==> build 65: inputs <==
==> flow/design.v <==
package calc_pkg;
    typedef struct packed {
        logic on;
        logic off;
        logic mem_rc;
        logic mem_sub;
        logic mem_add;
        logic op_percent;
        logic op_sqrt;
        logic op_div;
        logic op_mul;
        logic op_sub;
        logic op_add;
        logic op_eq;
        logic dot;
        logic num_1;
        logic num_2;
        logic num_3;
        logic num_4;
        logic num_5;
        logic num_6;
        logic num_7;
        logic num_8;
        logic num_9;
        logic num_0;
    } buttons_t;
    typedef enum logic [4:0] {
        B_NONE,          
        B_ON,            
        B_OFF,           
        B_MEM_RC,        
        B_MEM_SUB,       
        B_MEM_ADD,       
        B_OP_PERCENT,    
        B_OP_SQRT,       
        B_OP_DIV,        
        B_OP_MUL,        
        B_OP_SUB,        
        B_OP_ADD,        
        B_OP_EQ,         
        B_DOT,           
        B_NUM_1,         
        B_NUM_2,         
        B_NUM_3,         
        B_NUM_4,         
        B_NUM_5,         
        B_NUM_6,         
        B_NUM_7,         
        B_NUM_8,         
        B_NUM_9,         
        B_NUM_0,         
        B_UNKNOWN        
    } active_button_t;
    function automatic logic isNumberButton(active_button_t active_button);
        isNumberButton = ((active_button >= calc_pkg::B_NUM_1) && (active_button <= calc_pkg::B_NUM_0));
    endfunction
    function automatic logic isOpButton(active_button_t active_button);
        isOpButton = ((active_button >= calc_pkg::B_OP_DIV) && (active_button <= calc_pkg::B_OP_ADD));
    endfunction
    function automatic logic isEqButton(active_button_t active_button);
        isEqButton = (active_button == calc_pkg::B_OP_EQ);
    endfunction
    function automatic logic isDotButton(active_button_t active_button);
        isDotButton = (active_button == calc_pkg::B_DOT);
    endfunction
    typedef logic [3:0] bcd_t;
    function automatic logic [6:0] bcd2segments(bcd_t bcd);
        unique case (bcd)
            4'd0: bcd2segments = 7'b1111110;
            4'd1: bcd2segments = 7'b0110000;
            4'd2: bcd2segments = 7'b1101101;
            4'd3: bcd2segments = 7'b1111001;
            4'd4: bcd2segments = 7'b0110011;
            4'd5: bcd2segments = 7'b1011011;
            4'd6: bcd2segments = 7'b1011111;
            4'd7: bcd2segments = 7'b1110000;
            4'd8: bcd2segments = 7'b1111111;
            4'd9: bcd2segments = 7'b1111011;
            default: bcd2segments = 7'bxxxxxxx;
        endcase
    endfunction
    typedef enum logic [1:0] {
        OP_NONE,
        OP_ADD,
        OP_MUL,
        OP_DIV
    } op_t;
    function automatic op_t button2op(active_button_t active_button);
        unique case (active_button)
            calc_pkg::B_OP_DIV: button2op = calc_pkg::OP_DIV;
            calc_pkg::B_OP_MUL: button2op = calc_pkg::OP_MUL;
            calc_pkg::B_OP_SUB: button2op = calc_pkg::OP_ADD;
            calc_pkg::B_OP_ADD: button2op = calc_pkg::OP_ADD;
            default: button2op = calc_pkg::OP_NONE;
        endcase
    endfunction
    function automatic bcd_t button2bcd(active_button_t active_button);
        unique case (active_button)
            calc_pkg::B_NUM_1: button2bcd = 1;
            calc_pkg::B_NUM_2: button2bcd = 2;
            calc_pkg::B_NUM_3: button2bcd = 3;
            calc_pkg::B_NUM_4: button2bcd = 4;
            calc_pkg::B_NUM_5: button2bcd = 5;
            calc_pkg::B_NUM_6: button2bcd = 6;
            calc_pkg::B_NUM_7: button2bcd = 7;
            calc_pkg::B_NUM_8: button2bcd = 8;
            calc_pkg::B_NUM_9: button2bcd = 9;
            calc_pkg::B_NUM_0: button2bcd = 0;
            default: button2bcd = 0;
        endcase
    endfunction
    parameter NumDigits = 8;
    typedef logic unsigned [$clog2(NumDigits)-1:0] exponent_t;
    typedef struct packed {
        logic error;
        logic sign;
        exponent_t exponent;
        bcd_t [NumDigits-1:0] significand;
    } num_t;
    function automatic num_t neg(num_t num);
        neg = num;
        neg.sign = !num.sign;
    endfunction
endpackage
module alu_add (
    input   logic           clk_i,
    input   logic           rst_i,
    input   logic [36:0]    left_i,      
    input   logic [36:0]    right_i,     
    output  logic           in_ready_o,
    input   logic           in_valid_i,
    output  logic [36:0]    result_o,    
    input   logic           out_ready_i,
    output  logic           out_valid_o
);
typedef enum logic [1:0] {
    S_IDLE,
    S_NORMALIZE,
    S_ADD,
    S_RENORMALIZE
} state_t;
state_t state_d, state_q;
logic [$clog2(calc_pkg::NumDigits):0] counter_d, counter_q;
logic in_ready_d, in_ready_q;
logic out_valid_d, out_valid_q;
assign out_valid_o = out_valid_q;
assign in_ready_o = in_ready_q;
calc_pkg::num_t left_d, left_q;
calc_pkg::num_t right_d, right_q;
calc_pkg::num_t result_d, result_q;
calc_pkg::bcd_t result_extra_d, result_extra_q;
logic carryborrow_d, carryborrow_q;
assign result_o = out_valid_q ? result_q : '0;
logic [4:0] nibble_sum;
always_comb begin
    nibble_sum = 'x;
    carryborrow_d = carryborrow_q;
    if (state_q != S_ADD) begin
        carryborrow_d = 0;
    end else if (left_q.sign == right_q.sign) begin
        nibble_sum =
            left_q.significand[counter_q]
            + right_q.significand[counter_q]
            + 4'(carryborrow_q);
        if (nibble_sum >= 10) begin
            nibble_sum += 6;
        end
        carryborrow_d = nibble_sum[4];
    end else begin
        if (left_q.significand > right_q.significand) begin
            nibble_sum =
                6'(left_q.significand[counter_q])
                - 6'(right_q.significand[counter_q])
                - 6'(carryborrow_q);
        end else begin
            nibble_sum =
                6'(right_q.significand[counter_q])
                - 6'(left_q.significand[counter_q])
                - 6'(carryborrow_q);
        end
        carryborrow_d = nibble_sum[4];
        if ($signed(nibble_sum) < 0) begin
            nibble_sum += 10;
        end
    end
end
always_comb begin
    state_d = state_q;
    out_valid_d = out_valid_q;
    in_ready_d = in_ready_q;
    counter_d = counter_q;
    left_d = left_q;
    right_d = right_q;
    result_d = result_q;
    result_extra_d = result_extra_q;
    unique case (state_q)
        S_IDLE: begin
            result_d = '0;
            if (in_valid_i) begin
                left_d = left_i;
                right_d = right_i;
                state_d = S_NORMALIZE;
                in_ready_d = 0;
            end
        end
        S_NORMALIZE: begin
            if (left_q.exponent < right_q.exponent) begin
                left_d.significand = (left_q.significand >> 4);
                left_d.exponent++;
            end else if (left_q.exponent > right_q.exponent) begin
                right_d.significand = (right_q.significand >> 4);
                right_d.exponent++;
            end else begin
                state_d = S_ADD;
                counter_d = 0;
            end
        end
        S_ADD: begin
            result_d.exponent = left_q.exponent;
            if (left_q.sign == right_q.sign) begin
                result_extra_d = carryborrow_d;
            end
            if (left_q.significand > right_q.significand) begin
                result_d.sign = left_q.sign;
            end else begin
                result_d.sign = right_q.sign;
            end
            result_d.significand[counter_q] = 4'(nibble_sum);
            counter_d++;
            if (counter_d == calc_pkg::NumDigits) begin
                state_d = S_RENORMALIZE;
            end
        end
        S_RENORMALIZE: begin
            if (result_extra_q != '0) begin  
                result_extra_d = '0;
                result_d.significand = ({result_extra_q, result_q.significand} >> 4);
                result_d.exponent++;
                if (result_d.exponent == 0)
                    result_d.error = 1;
            end else if ((result_q.exponent != 0) && (result_q.significand[calc_pkg::NumDigits-1] == 0)) begin  
                result_d.significand = (result_q.significand << 4);
                result_d.exponent--;
            end else begin  
                out_valid_d = 1;
                if (result_d.significand == 0)
                    result_d.sign = 0;
                if (out_valid_q && out_ready_i) begin
                    state_d = S_IDLE;
                    out_valid_d = 0;
                    in_ready_d = 1;
                    result_d = '0;
                end
            end
        end
    endcase
end
always_ff @(posedge clk_i) begin
    if (rst_i) begin
        state_q <= S_IDLE;
        out_valid_q <= 0;
        in_ready_q <= 1;
        counter_q <= '0;
        left_q <= '0;
        right_q <= '0;
        result_q <= '0;
        result_extra_q <= '0;
        carryborrow_q <= 0;
    end else begin
        state_q <= state_d;
        out_valid_q <= out_valid_d;
        in_ready_q <= in_ready_d;
        counter_q <= counter_d;
        left_q <= left_d;
        right_q <= right_d;
        result_q <= result_d;
        result_extra_q <= result_extra_d;
        carryborrow_q <= carryborrow_d;
    end
end
endmodule
==> flow/run.sh <==
#!/bin/bash
# the make line also repeats each setting of config.mk as NAME=value (left out here)
make -C /OpenROAD-flow-scripts/flow DESIGN_CONFIG=/design/flow/config.mk WORK_HOME=/design/flow/orfs CLKGATE_MAP_FILE= finish
==> flow/config.mk <==
export PLATFORM = sky130hd
export DESIGN_NAME = alu_add
export DESIGN_NICKNAME = alu_add
export VERILOG_FILES = /design/flow/design.v
export SDC_FILE = /design/flow/constraint.sdc
export NUM_CORES = 4
export LEC_CHECK = 0
export CAP_MARGIN = 35
export CORE_ASPECT_RATIO = 0.5
export CORE_MARGIN = 7
export CORE_UTILIZATION = 45
export CTS_CLUSTER_DIAMETER = 379
export CTS_CLUSTER_SIZE = 98
export MAX_ROUTING_LAYER = met5
export PLACE_DENSITY = 0.35
export SETUP_SLACK_MARGIN = 1.28
export SLEW_MARGIN = 15
export TNS_END_PERCENT = 15
==> flow/constraint.sdc <==
create_clock -name core_clock -period 6.2 [get_ports {clk_i}]
set_input_delay 1.2400 -clock core_clock [delete_from_list [all_inputs] [get_ports {clk_i}]]
set_output_delay 1.2400 -clock core_clock [all_outputs]
set_load 0.01 [all_outputs]
==> trial 62 (differences from build 65) <==
==> flow/config.mk (replaced) <==
export PLATFORM = sky130hd
export DESIGN_NAME = alu_add
export DESIGN_NICKNAME = alu_add
export VERILOG_FILES = /design/flow/design.v
export SDC_FILE = /design/flow/constraint.sdc
export NUM_CORES = 4
export LEC_CHECK = 0
export CAP_MARGIN = 0
export CORE_MARGIN = 2
export CORE_UTILIZATION = 70
export CTS_CLUSTER_DIAMETER = 249
export CTS_CLUSTER_SIZE = 32
export MAX_ROUTING_LAYER = met5
export SLEW_MARGIN = 15
export TNS_END_PERCENT = 45
==> flow/constraint.sdc (replaced) <==
create_clock -name core_clock -period 3.79 [get_ports {clk_i}]
set_input_delay 0.7580 -clock core_clock [delete_from_list [all_inputs] [get_ports {clk_i}]]
set_output_delay 0.7580 -clock core_clock [all_outputs]
set_load 0.01 [all_outputs]
==> impl_metrics.yaml <==
# implementation run metrics
finish:
  area_growth_pct: 22.9
  regArea_um2: 2430
  sh_seq_area_pct: 22.7
  n_all_inverters: 69
min_path:
  hold_path_class: "reg -> reg"
grt:
  grtUsageMet3_pct: 4.53
  grt_start_max_net_pins: 63
  use_met2_pct: 35.1
detailed_routing:
  viasPerCell: 5.81
  wl_met1_um: 12800
  wl_met3_um: 1530
placed_design:
  dp_cells: 1347
setup_path:
  critPathSlowestCell: "nor2_1"
  cp-end-kind: "flip-flop"
  path_delay_family: "adder cells"
  worst_r2r_endpoint: "result_q[9]"
final_timing:
  final-max-slew-violation-count: 0
floorplanning:
  tapCellCount: 259
  fp_util_pct: 46.6
power:
  total_power_mw: 3.39
  powerSeq_mw: 1.01
run_status:
  status: "no timing/DRC/antenna violations"
the above is filed under build 65

==> impl_metrics.yaml <==
# flow metrics
run_status:
  status: "stopped before the end"
  tool.error: "[ERROR GRT-0232] Routing congestion too high. Check the congestion heatmap in the GUI."
  stop_stage: "global routing (5_1_grt)"
cts:
  cts_buffer_depth: 2
yosys:
  yosys_register_bits: 121
  syn_area_per_cell_um2: 8.46
  syn_nets: 1172
  largest_area_cell: "dfxtp_1"
  synthCells: 1028
  ys_sh_mux_pct: 11.8
  synth_top_area_share_pct: 27.9
placed_design:
  dp_slack_ps: -174
  dp_cells: 1283
floorplanning:
  fp_util_pct: 72.1
grt:
  grt.overflow.total: 52
  grtUsageMet3_pct: 48.4
  use_met2_pct: 91.3
  busiest_layer: "met2"
the above is filed under trial 62


========
==> 08-15: inputs <==
Starts from the design.v that is shown in full above.
clock: 10.0 ns
lec_check: 0
abc_area: 1
cap_margin: 20
cell_pad_in_sites_detail_placement: 2
core_margin: 2
core_utilization: 40
gpl_routability_driven: 0
setup_slack_margin: 0.82
slew_margin: 25
run.sh (not shown) runs the stock make flow with config.mk's settings and CLKGATE_MAP_FILE=.
==> inputs of 03-18, as changes to 08-15 <==
Settings changed: ABC_AREA 1 to not set, CELL_PAD_IN_SITES_DETAIL_PLACEMENT 2 to not set, CORE_UTILIZATION 40 to 72, CTS_CLUSTER_DIAMETER set to 397, CTS_CLUSTER_SIZE set to 95, GPL_ROUTABILITY_DRIVEN 0 to not set, SETUP_SLACK_MARGIN 0.82 to not set, SLEW_MARGIN 25 to 20.
==> flow/constraint.sdc (replaced) <==
create_clock -name core_clock -period 6.72 [get_ports {clk_i}]
set_input_delay 1.3440 -clock core_clock [delete_from_list [all_inputs] [get_ports {clk_i}]]
set_output_delay 1.3440 -clock core_clock [all_outputs]
set_load 0.01 [all_outputs]
==> inputs of 08-08, as changes to 08-15 <==
Settings changed: ABC_AREA 1 to not set, CELL_PAD_IN_SITES_DETAIL_PLACEMENT 2 to not set, CORE_UTILIZATION 40 to 68, CTS_CLUSTER_DIAMETER set to 350, GPL_ROUTABILITY_DRIVEN 0 to not set, SETUP_SLACK_MARGIN 0.82 to not set, SLEW_MARGIN 25 to 20.
==> flow/constraint.sdc (replaced) <==
create_clock -name core_clock -period 4.3 [get_ports {clk_i}]
set_input_delay 0.8600 -clock core_clock [delete_from_list [all_inputs] [get_ports {clk_i}]]
set_output_delay 0.8600 -clock core_clock [all_outputs]
set_load 0.01 [all_outputs]
==> qor summary <==
Run status: 08-15 finished clean; 03-18 finished clean; 08-08 finished clean
Worst VDD drop: 08-15 0.1026 mV; 03-18 0.2580 mV; 08-08 0.3377 mV
Worst slack on hold paths: 08-15 0.4914 ns; 03-18 0.4903 ns; 08-08 0.4888 ns
PwrDens: 08-15 227.8 nW/um2; 03-18 304.7 nW/um2; 08-08 449.4 nW/um2
Maximum number of pins on one net before global-route repair: 08-15 93; 03-18 107; 08-08 64
Worst path buffer plus inverter count: 08-15 6; 03-18 3; 08-08 5
Area leader share: 08-15 0.2768; 03-18 0.2787; 08-08 0.2787
P_int: 08-15 1.213 mW; 03-18 1.993 mW; 08-08 2.916 mW
Simple-Gate Fraction of Synth Area: 08-15 0.2485; 03-18 0.1841; 08-08 0.1841
Relative area of clock buffers and inverters in the final design: 08-15 0.05666; 03-18 0.06122; 08-08 0.05453
Total number of vias: 08-15 11240; 03-18 8652; 08-08 8462
Critical path depth in cells: 08-15 23; 03-18 18; 08-08 17
Core area: 08-15 21620 um2; 03-18 11910 um2; 08-08 12570 um2

========
==> inputs of run a <==
Starts from the design.v that is shown in full above.
make LEC_CHECK=0 CAP_MARGIN=0 CELL_PAD_IN_SITES_GLOBAL_PLACEMENT=1 CORE_MARGIN=5 CORE_UTILIZATION=48 GPL_ROUTABILITY_DRIVEN=0 GPL_TIMING_DRIVEN=0 HOLD_SLACK_MARGIN=0.09 MAX_ROUTING_LAYER=met5 PLACE_DENSITY_LB_ADDON=0.25 SETUP_SLACK_MARGIN=1.14 SLEW_MARGIN=40 TNS_END_PERCENT=95 finish   # period 4.31 ns
==> run b (differences from run a) <==
CAP_MARGIN = 20   (was 0)
CELL_PAD_IN_SITES_GLOBAL_PLACEMENT = unset   (was 1)
CORE_MARGIN = 2   (was 5)
CORE_UTILIZATION = 70   (was 48)
CTS_CLUSTER_SIZE = 22   (was unset)
GPL_ROUTABILITY_DRIVEN = unset   (was 0)
GPL_TIMING_DRIVEN = unset   (was 0)
HOLD_SLACK_MARGIN = unset   (was 0.09)
MAX_ROUTING_LAYER = unset   (was met5)
PLACE_DENSITY_LB_ADDON = unset   (was 0.25)
SETUP_SLACK_MARGIN = unset   (was 1.14)
SLEW_MARGIN = 20   (was 40)
TNS_END_PERCENT = unset   (was 95)
==> flow/constraint.sdc (replaced) <==
create_clock -name core_clock -period 3.94 [get_ports {clk_i}]
set_input_delay 0.7880 -clock core_clock [delete_from_list [all_inputs] [get_ports {clk_i}]]
set_output_delay 0.7880 -clock core_clock [all_outputs]
set_load 0.01 [all_outputs]
==> run c (differences from run a) <==
CAP_MARGIN = 35   (was 0)
CELL_PAD_IN_SITES_GLOBAL_PLACEMENT = unset   (was 1)
CORE_MARGIN = 2   (was 5)
CORE_UTILIZATION = 47   (was 48)
GPL_ROUTABILITY_DRIVEN = unset   (was 0)
GPL_TIMING_DRIVEN = unset   (was 0)
HOLD_SLACK_MARGIN = unset   (was 0.09)
PLACE_DENSITY_LB_ADDON = 0.05   (was 0.25)
SETUP_SLACK_MARGIN = unset   (was 1.14)
SLEW_MARGIN = 15   (was 40)
TNS_END_PERCENT = 45   (was 95)
==> flow/constraint.sdc (replaced) <==
create_clock -name core_clock -period 3.23 [get_ports {clk_i}]
set_input_delay 0.6460 -clock core_clock [delete_from_list [all_inputs] [get_ports {clk_i}]]
set_output_delay 0.6460 -clock core_clock [all_outputs]
set_load 0.01 [all_outputs]
==> results <==
The lowest combinational power belongs to run b, the highest to run c. Area after synthesis is the same in run b and run a. Critical path depth: run a is higher than run c (4). Sequential cell count is the same in run c and run b. Sequential share of layout area, highest first: run b, run a, run c. Between run a and run c, the lower clock power is in run a (gap 27%, measured against run c). Power, highest first: run c, run b, run a. Between run a and run b, the lower global-route usage is in run a (gap 15 points). Run b produced a layout that fails on negative setup slack. Run c reached the layout checks and failed them: negative setup slack. Run a passed the timing, design-rule and antenna checks. Sequential power, highest first: run c, run b, run a. Register-to-register slack: run a > run b > run c. Between run c and run a, the lower die area is in run c (gap about 6%, measured against run a).
Power and IR drop assume default switching activity.
